## indigo
## ANITA3_simple_trigger
module ANITA3_simple_trigger( clk250_i,
										rst_i,
										L1_i,
										trig_o,
										scal_o,
										scal_L1_o,
										disable_i,
										refpulse_i,
										mon_scal_o,
										ant_mask_i,
										phi_mask_i,
										phi_o,
										count_o
										);
clock: 4.75 ns
lec_check: 0
cap_margin: 35
cell_pad_in_sites_detail_placement: 1
cell_pad_in_sites_global_placement: 2
core_aspect_ratio: 1.99
core_margin: 8
core_utilization: 70
cts_cluster_size: 16
gpl_routability_driven: 0
hold_slack_margin: 0.1
max_routing_layer: met5
min_routing_layer: met2
place_density_lb_addon: 0.12
setup_slack_margin: 0.91
slew_margin: 10
tns_end_percent: 25
run.sh (not shown) runs the stock make flow with config.mk's settings and CLKGATE_MAP_FILE=.
Seen in the log of indigo: FLW-0024 during global placement without I/O (3_1_place_gp_skip_io), after which the run never completed.
#### Input delta (sierra over indigo)
# indigo
export LEC_CHECK = 0
export CAP_MARGIN = 35
export CELL_PAD_IN_SITES_DETAIL_PLACEMENT = 1
export CELL_PAD_IN_SITES_GLOBAL_PLACEMENT = 2
export CORE_ASPECT_RATIO = 1.99
export CORE_MARGIN = 8
export CORE_UTILIZATION = 70
export CTS_CLUSTER_SIZE = 16
export GPL_ROUTABILITY_DRIVEN = 0
export HOLD_SLACK_MARGIN = 0.1
export MAX_ROUTING_LAYER = met5
export MIN_ROUTING_LAYER = met2
export PLACE_DENSITY_LB_ADDON = 0.12
export SETUP_SLACK_MARGIN = 0.91
export SLEW_MARGIN = 10
export TNS_END_PERCENT = 25
create_clock -name core_clock -period 4.75 [get_ports {clk250_i}]
# sierra
export LEC_CHECK = 0
export CAP_MARGIN = 35
export CELL_PAD_IN_SITES_DETAIL_PLACEMENT = 2
export CORE_MARGIN = 8
export CORE_UTILIZATION = 70
export CTS_CLUSTER_SIZE = 16
export GPL_ROUTABILITY_DRIVEN = 0
export HOLD_SLACK_MARGIN = 0.1
export MAX_ROUTING_LAYER = met5
export MIN_ROUTING_LAYER = met2
export PLACE_DENSITY_LB_ADDON = 0.12
export SETUP_SLACK_MARGIN = 0.91
export SLEW_MARGIN = 10
export TNS_END_PERCENT = 25
create_clock -name core_clock -period 4.75 [get_ports {clk250_i}]
==> results <==
- ~same core area in indigo and sierra
- Vertical die size sits lower in sierra than in indigo.
- Re netlist area before placement: no difference whatsoever between indigo and sierra.
- [compare] base=indigo new=sierra: total number of placement rows moved down; share of synthesized cell area in and, or, nand and nor gates level.
- sierra and indigo ended up with roughly the same synthesis area per yosys.
- sierra never completed, since it errored out during detailed placement (3_5_place_dp).
- Looking at overall die width across indigo and sierra, the one that comes out higher is sierra.
- Row total die size: sierra lower / indigo higher
Input-level comparison between quartz and sierra:
# sierra
export LEC_CHECK = 0
export CAP_MARGIN = 35
export CELL_PAD_IN_SITES_DETAIL_PLACEMENT = 2
export CORE_MARGIN = 8
export CORE_UTILIZATION = 70
export CTS_CLUSTER_SIZE = 16
export GPL_ROUTABILITY_DRIVEN = 0
export HOLD_SLACK_MARGIN = 0.1
export MAX_ROUTING_LAYER = met5
export MIN_ROUTING_LAYER = met2
export PLACE_DENSITY_LB_ADDON = 0.12
export SETUP_SLACK_MARGIN = 0.91
export SLEW_MARGIN = 10
export TNS_END_PERCENT = 25
create_clock -name core_clock -period 4.75 [get_ports {clk250_i}]
# quartz
export LEC_CHECK = 0
export CAP_MARGIN = 20
export CELL_PAD_IN_SITES_GLOBAL_PLACEMENT = 3
export CORE_MARGIN = 7
export CORE_UTILIZATION = 31
export GPL_ROUTABILITY_DRIVEN = 0
export SLEW_MARGIN = 20
create_clock -name core_clock -period 4.0 [get_ports {clk250_i}]
--- outcome ---
- Comparing sierra with quartz, the cell count listed in synth_stat.txt came out essentially unchanged.
- quartz finished every stage and its layout cleared the timing, design-rule and antenna checks.
- Delta (quartz minus sierra): horizontal extent of the die went up; chip area from the yosys synthesis statistics level; synthesized cell count essentially unchanged; vertical die dimension went up by 47%; share of the yosys chip area belonging to registers comparable.
- From sierra to quartz the numbers moved as follows: mapped cell area was more or less identical; pre-placement core utilization went down by 39 points; floorplan core area went up by 130%.
- Row area of the die: quartz higher / sierra lower
#### Input delta (pepper over quartz)
# quartz
export LEC_CHECK = 0
export CAP_MARGIN = 20
export CELL_PAD_IN_SITES_GLOBAL_PLACEMENT = 3
export CORE_MARGIN = 7
export CORE_UTILIZATION = 31
export GPL_ROUTABILITY_DRIVEN = 0
export SLEW_MARGIN = 20
create_clock -name core_clock -period 4.0 [get_ports {clk250_i}]
# pepper
export LEC_CHECK = 0
export CAP_MARGIN = 20
export CORE_MARGIN = 2
export CORE_UTILIZATION = 72
export CTS_CLUSTER_SIZE = 31
export PLACE_DENSITY_LB_ADDON = 0.0
export SLEW_MARGIN = 20
create_clock -name core_clock -period 1.57 [get_ports {clk250_i}]
quartz has a lower part of the total power dissipated in combinational logic than pepper. Higher first-iteration DRC count goes to pepper over quartz. Summary of the comparison: number of cell rows is lower in pepper, relative to quartz. rf_count[1] as the launching instance or port of the critical path was reported by quartz, and RF_TRIG[9].v_scaler.flag by pepper. Looking at via-per-instance ratio, pepper sits about 25% above quartz.

---

ANITA3_simple_trigger again, from the RTL that the note above started with.
clock: 1.5 ns
lec_check: 0
cap_margin: 35
core_margin: 2
core_utilization: 70
cts_cluster_size: 16
max_routing_layer: met5
place_density_lb_addon: 0.05
slew_margin: 10
The first run finished with negative setup slack left.
==> next run, changes <==
--- a/flow/config.mk
+++ b/flow/config.mk
@@ -10 +10 @@
-export CORE_UTILIZATION = 70
+export CORE_UTILIZATION = 72
@@ -13 +13,2 @@
-export PLACE_DENSITY_LB_ADDON = 0.05
+export PLACE_DENSITY_LB_ADDON = 0.0
+export SETUP_SLACK_MARGIN = 0.44
What happened: The changed run completed, yet does not pass: negative setup slack; final area increases by 1.5%; power falls by 1.8%; clock power drops by about 4%; flip-flop count stays the same; wire length grows by 15%; maximum frequency went down by 1.8%.

---

Starting RTL as in the previous note.
make LEC_CHECK=0 CAP_MARGIN=20 CORE_ASPECT_RATIO=1.21 CORE_MARGIN=3 CORE_UTILIZATION=72 CTS_CLUSTER_DIAMETER=348 GPL_ROUTABILITY_DRIVEN=0 GPL_TIMING_DRIVEN=0 MAX_ROUTING_LAYER=met4 MIN_ROUTING_LAYER=met2 SLEW_MARGIN=20 TNS_END_PERCENT=60 finish   # period 4.0 ns
The baseline finished but failed the layout checks on DRC.
Next try:
==> flow/config.mk (replaced) <==
export PLATFORM = sky130hd
export DESIGN_NAME = ANITA3_simple_trigger
export DESIGN_NICKNAME = ANITA3_simple_trigger
export VERILOG_FILES = /design/flow/design.v
export SDC_FILE = /design/flow/constraint.sdc
export NUM_CORES = 4
export LEC_CHECK = 0
export ABC_AREA = 1
export CAP_MARGIN = 20
export CORE_MARGIN = 2
export CORE_UTILIZATION = 72
export CTS_CLUSTER_SIZE = 10
export SETUP_SLACK_MARGIN = 0.15
export SLEW_MARGIN = 20
==> flow/constraint.sdc (replaced) <==
create_clock -name core_clock -period 1.9 [get_ports {clk250_i}]
set_input_delay 0.3800 -clock core_clock [delete_from_list [all_inputs] [get_ports {clk250_i}]]
set_output_delay 0.3800 -clock core_clock [all_outputs]
set_load 0.01 [all_outputs]
Effect: Now the flow finished with timing, DRC and antenna clean. Non-clock buffer count went down by 236. Global-route usage went down by 20 points. Final cell count went up by 22%. Clock skew went down by 0.011 ns. Final area went up by about 0.33%. Hold slack is worse by 0.25 ns. Clock power went up by about 110%. Synthesized cell count went up by about 36%.
Next try:
--- a/flow/config.mk
+++ b/flow/config.mk
@@ -6,9 +6,6 @@
 export NUM_CORES = 4
 export LEC_CHECK = 0
-export ABC_AREA = 1
 export CAP_MARGIN = 20
 export CORE_MARGIN = 2
-export CORE_UTILIZATION = 72
-export CTS_CLUSTER_SIZE = 10
-export SETUP_SLACK_MARGIN = 0.15
+export CORE_UTILIZATION = 46
 export SLEW_MARGIN = 20
==> flow/constraint.sdc (replaced) <==
create_clock -name core_clock -period 2.68 [get_ports {clk250_i}]
set_input_delay 0.5360 -clock core_clock [delete_from_list [all_inputs] [get_ports {clk250_i}]]
set_output_delay 0.5360 -clock core_clock [all_outputs]
set_load 0.01 [all_outputs]
Clock skew came out higher by 0.0060 ns.
Wire length drops by a few percent.
Power goes down by a quarter to a third.
Register-to-register slack gains 0.62 ns.
Next try:
--- a/flow/config.mk
+++ b/flow/config.mk
@@ -6,6 +6,10 @@
 export NUM_CORES = 4
 export LEC_CHECK = 0
+export ABC_AREA = 1
 export CAP_MARGIN = 20
 export CORE_MARGIN = 2
-export CORE_UTILIZATION = 46
+export CORE_UTILIZATION = 72
+export CTS_CLUSTER_SIZE = 10
+export PLACE_DENSITY = 0.36
+export SETUP_SLACK_MARGIN = 0.28
 export SLEW_MARGIN = 20
==> flow/constraint.sdc (replaced) <==
create_clock -name core_clock -period 1.9 [get_ports {clk250_i}]
set_input_delay 0.3800 -clock core_clock [delete_from_list [all_inputs] [get_ports {clk250_i}]]
set_output_delay 0.3800 -clock core_clock [all_outputs]
set_load 0.01 [all_outputs]
Result: The new run went through all stages and came out clean. Hold slack degrades by 0.085 ns. Synthesized cell count came out higher by well over a third. Register-to-register slack degrades by 0.62 ns. Routed wire length came out higher by a little under a tenth.
Next try:
==> flow/config.mk (replaced) <==
export PLATFORM = sky130hd
export DESIGN_NAME = ANITA3_simple_trigger
export DESIGN_NICKNAME = ANITA3_simple_trigger
export VERILOG_FILES = /design/flow/design.v
export SDC_FILE = /design/flow/constraint.sdc
export NUM_CORES = 4
export LEC_CHECK = 0
export CAP_MARGIN = 20
export CORE_MARGIN = 2
export CORE_UTILIZATION = 70
export CTS_CLUSTER_SIZE = 14
export PLACE_DENSITY_LB_ADDON = 0.06
export SETUP_SLACK_MARGIN = 0.4
export SLEW_MARGIN = 20
==> flow/constraint.sdc (replaced) <==
create_clock -name core_clock -period 1.5 [get_ports {clk250_i}]
set_input_delay 0.3000 -clock core_clock [delete_from_list [all_inputs] [get_ports {clk250_i}]]
set_output_delay 0.3000 -clock core_clock [all_outputs]
set_load 0.01 [all_outputs]
This time the run ran to the end with violations: setup timing.
First-iteration DRC count fell by 21%.
Cell count fell by 19%.
Core utilization rose by 0.98 points.
Critical path depth does not change.

---

## build 8
Starting RTL as in the previous note.
Settings: LEC_CHECK=0, CAP_MARGIN=0, CORE_MARGIN=2, CORE_UTILIZATION=72, CTS_CLUSTER_SIZE=32, MAX_ROUTING_LAYER=met5, PLACE_DENSITY_LB_ADDON=0.0, SETUP_SLACK_MARGIN=0.44, SLEW_MARGIN=10; clock period 1.49 ns.
Nothing crashed in build 8 and all stages finished; the problem is that the final layout failed, the offending checks being negative setup slack.
The following lists how build 44 was set up differently from build 8:
- swapping 32 for 16 in CTS_CLUSTER_SIZE
- clearing SETUP_SLACK_MARGIN, which used to be 0.44
- swapping 0.0 for 0.18 in PLACE_DENSITY_LB_ADDON
- swapping 72 for 70 in CORE_UTILIZATION
- swapping 2 for 8 in CORE_MARGIN
- swapping 0 for 35 in CAP_MARGIN
- swapping 1.49 for 4.53 in the clock period (ns, I/O delays scaled along)
### Flow results
Build 44 has completed all stages; timing, DRC and antenna checks passed. A classification of the worst-slack hold path of reg2reg is what build 44 shows, while in2reg belongs to build 8. Going from build 8 to build 44, post-route cell area lower; iteration tally of the first detailed-router pass now smaller; post-route worst setup slack higher; number of setup violations in the final report fell 72.
Input-level comparison between build 27 and build 44:
- clearing CTS_CLUSTER_SIZE, which used to be 16
- swapping 35 for 20 in CAP_MARGIN
- clearing MAX_ROUTING_LAYER, which used to be met5
- swapping 10 for 20 in SLEW_MARGIN
- swapping 8 for 2 in CORE_MARGIN
- clearing PLACE_DENSITY_LB_ADDON, which used to be 0.18
- swapping 70 for 40 in CORE_UTILIZATION
- swapping 4.53 for 2.68 in the clock period (ns, I/O delays scaled along)
[summary]
Diff build 44 -> build 27 | estimated wirelength of the detail-placed design | increase of 1.9 mm. Global-route wire length before repair: build 44 vs build 27, no meaningful difference. Worst min-delay path category = in2reg: build 27; worst min-delay path category = reg2reg: build 44. Build 27 vs build 44 — core utilization dropped 33 points. Against build 44, detailed route wirelength on metal2 in build 27 fell by more than 10%.
#### Input delta (build 32 over build 27)
- putting PLACE_DENSITY_LB_ADDON at 0.05 where nothing was set
- swapping 40 for 72 in CORE_UTILIZATION
- putting SETUP_SLACK_MARGIN at 0.44 where nothing was set
- putting CTS_CLUSTER_DIAMETER at 395 where nothing was set
- putting CTS_CLUSTER_SIZE at 14 where nothing was set
- swapping 2.68 for 1.52 in the clock period (ns, I/O delays scaled along)
==> comparison <==
Diff build 27 -> build 32: largest fanout on the critical path went down by 1, clock skew went down by 0.0037 ns.
Run comparison: build 27 master of the slowest instance on the critical path clkdlybuf4s50_1; build 32 master of the slowest instance on the critical path dfxtp_4
Taking build 27 as the reference point, the final cell count without fillers of build 32 falls by about 12%.
In the tables for build 32 and build 27, number of well taps reads higher with build 27.
Clock tree buffer count of the final layout for build 32: 101 down relative to build 27
Compared with build 27, final wirelength in build 32 increased by more than 10%.

---

ANITA3_simple_trigger again, from the RTL that the note above started with.
## ANITA3_simple_trigger
module ANITA3_simple_trigger( clk250_i,
										rst_i,
										L1_i,
										trig_o,
										scal_o,
										scal_L1_o,
										disable_i,
										refpulse_i,
										mon_scal_o,
										ant_mask_i,
										phi_mask_i,
										phi_o,
										count_o
										);
   parameter NUM_SURFS = 12;
   parameter NUM_TRIG = 4;
   parameter NUM_HOLD = 4;   
	parameter NUM_PHI = 16;
   input clk250_i;
	input rst_i;
   input [NUM_SURFS*NUM_TRIG-1:0] L1_i;
	input [2*NUM_PHI-1:0] ant_mask_i;
	input [2*NUM_PHI-1:0] phi_mask_i;
   output 			  trig_o;
	output [2*NUM_PHI-1:0] phi_o;
	output [2*NUM_PHI-1:0] scal_o;
	output [2*NUM_PHI-1:0] scal_L1_o;
	input refpulse_i;
	output [2*NUM_PHI-1:0] mon_scal_o;
	output [7:0] count_o;
	input disable_i;
	wire [NUM_PHI-1:0] V_pol_phi;
	wire [NUM_PHI-1:0] H_pol_phi;
	ANITA3_simple_trigger_map u_map(.clk250_i(clk250_i),
											  .rst_i(rst_i),
											  .mask_i(ant_mask_i),
											  .L1_i(L1_i),
											  .V_pol_phi_o(V_pol_phi),
											  .H_pol_phi_o(H_pol_phi));
	reg [NUM_PHI-1:0] V_pol_trig;
	reg [NUM_PHI-1:0] H_pol_trig;
	reg [NUM_PHI-1:0] V_pol_phi_del;
	reg [NUM_PHI-1:0] H_pol_phi_del;
	reg [NUM_PHI-1:0] V_pol_hold;
	reg [NUM_PHI-1:0] H_pol_hold;
	reg [NUM_PHI-1:0] V_pol_pat;
	reg [NUM_PHI-1:0] H_pol_pat;	
	reg H_rf_trigger;
	reg V_rf_trigger;
	reg rf_trigger;
	reg [1:0] raw_rf_trigger;
	wire trigger_holdoff;
	reg [7:0] raw_rf_count;
	reg rf_count_flag;
	reg [7:0] rf_count;	
	reg trig_disable;
	generate
		genvar i;
		for (i=0;i<NUM_PHI;i=i+1) begin : RF_TRIG
			srl_oneshot l1v_scaler(.clk250_i(clk250_i),.rst_i(rst_i),.trig_i(V_pol_phi[i]), 
  ...
==> flow/config.mk <==
export PLATFORM = sky130hd
export DESIGN_NAME = ANITA3_simple_trigger
export DESIGN_NICKNAME = ANITA3_simple_trigger
export VERILOG_FILES = /design/flow/design.v
export SDC_FILE = /design/flow/constraint.sdc
export NUM_CORES = 4
export LEC_CHECK = 0
export ABC_AREA = 1
export CAP_MARGIN = 20
export CELL_PAD_IN_SITES_GLOBAL_PLACEMENT = 2
export CORE_MARGIN = 3
export CORE_UTILIZATION = 67
export CTS_CLUSTER_SIZE = 46
export GPL_ROUTABILITY_DRIVEN = 1
export MIN_ROUTING_LAYER = met2
export PLACE_DENSITY_LB_ADDON = 0.14
export SLEW_MARGIN = 20
==> flow/constraint.sdc <==
create_clock -name core_clock -period 2.12 [get_ports {clk250_i}]
set_input_delay 0.4240 -clock core_clock [delete_from_list [all_inputs] [get_ports {clk250_i}]]
set_output_delay 0.4240 -clock core_clock [all_outputs]
set_load 0.01 [all_outputs]
The baseline stopped in global placement without I/O (3_1_place_gp_skip_io) on FLW-0024.
Rerun with:
==> flow/config.mk (replaced) <==
export PLATFORM = sky130hd
export DESIGN_NAME = ANITA3_simple_trigger
export DESIGN_NICKNAME = ANITA3_simple_trigger
export VERILOG_FILES = /design/flow/design.v
export SDC_FILE = /design/flow/constraint.sdc
export NUM_CORES = 4
export LEC_CHECK = 0
export ABC_AREA = 1
export CAP_MARGIN = 20
export CORE_MARGIN = 2
export CORE_UTILIZATION = 72
export CTS_CLUSTER_SIZE = 10
export PLACE_DENSITY = 0.37
export SETUP_SLACK_MARGIN = 0.15
export SLEW_MARGIN = 20
==> flow/constraint.sdc (replaced) <==
create_clock -name core_clock -period 1.9 [get_ports {clk250_i}]
set_input_delay 0.3800 -clock core_clock [delete_from_list [all_inputs] [get_ports {clk250_i}]]
set_output_delay 0.3800 -clock core_clock [all_outputs]
set_load 0.01 [all_outputs]
What happened: Now the flow produced a clean layout. Synthesized area stays the same. Die size went down by 8.1%. Synthesized cell count stays the same.
Rerun with:
==> flow/config.mk (replaced) <==
export PLATFORM = sky130hd
export DESIGN_NAME = ANITA3_simple_trigger
export DESIGN_NICKNAME = ANITA3_simple_trigger
export VERILOG_FILES = /design/flow/design.v
export SDC_FILE = /design/flow/constraint.sdc
export NUM_CORES = 4
export LEC_CHECK = 0
export CAP_MARGIN = 20
export CORE_MARGIN = 2
export CORE_UTILIZATION = 40
export SLEW_MARGIN = 20
==> flow/constraint.sdc (replaced) <==
create_clock -name core_clock -period 4.0 [get_ports {clk250_i}]
set_input_delay 0.8000 -clock core_clock [delete_from_list [all_inputs] [get_ports {clk250_i}]]
set_output_delay 0.8000 -clock core_clock [all_outputs]
set_load 0.01 [all_outputs]
Effect:
- The new run finished with timing, DRC and antenna clean
- clock-buffer cell count rises by 68
- first-iteration DRC count falls by 20%
- area after synthesis falls by 3.5%
- die size rises by 72%
- non-clock buffer count falls by 22
- cell area rises by 0.52%
- cell count falls by 9.7%
- sequential share of layout area falls by 0.39 points
- via count falls by 18%
- wire length falls by 4.1%
Rerun with:
--- a/flow/config.mk
+++ b/flow/config.mk
@@ -9,3 +9,4 @@
 export CORE_MARGIN = 2
 export CORE_UTILIZATION = 40
+export SETUP_SLACK_MARGIN = 0.52
 export SLEW_MARGIN = 20
==> flow/constraint.sdc (replaced) <==
create_clock -name core_clock -period 2.68 [get_ports {clk250_i}]
set_input_delay 0.5360 -clock core_clock [delete_from_list [all_inputs] [get_ports {clk250_i}]]
set_output_delay 0.5360 -clock core_clock [all_outputs]
set_load 0.01 [all_outputs]
The new run finished clean.
Power goes up by 55%.
Synthesized area stays the same.
Final cell count stays flat.
Cell area goes up by 0.57%.
First-iteration DRC count goes down by 9.6%.
Utilization goes up by 0.27 points.
No activity file was given, so power comes from the tool's default toggle rates.
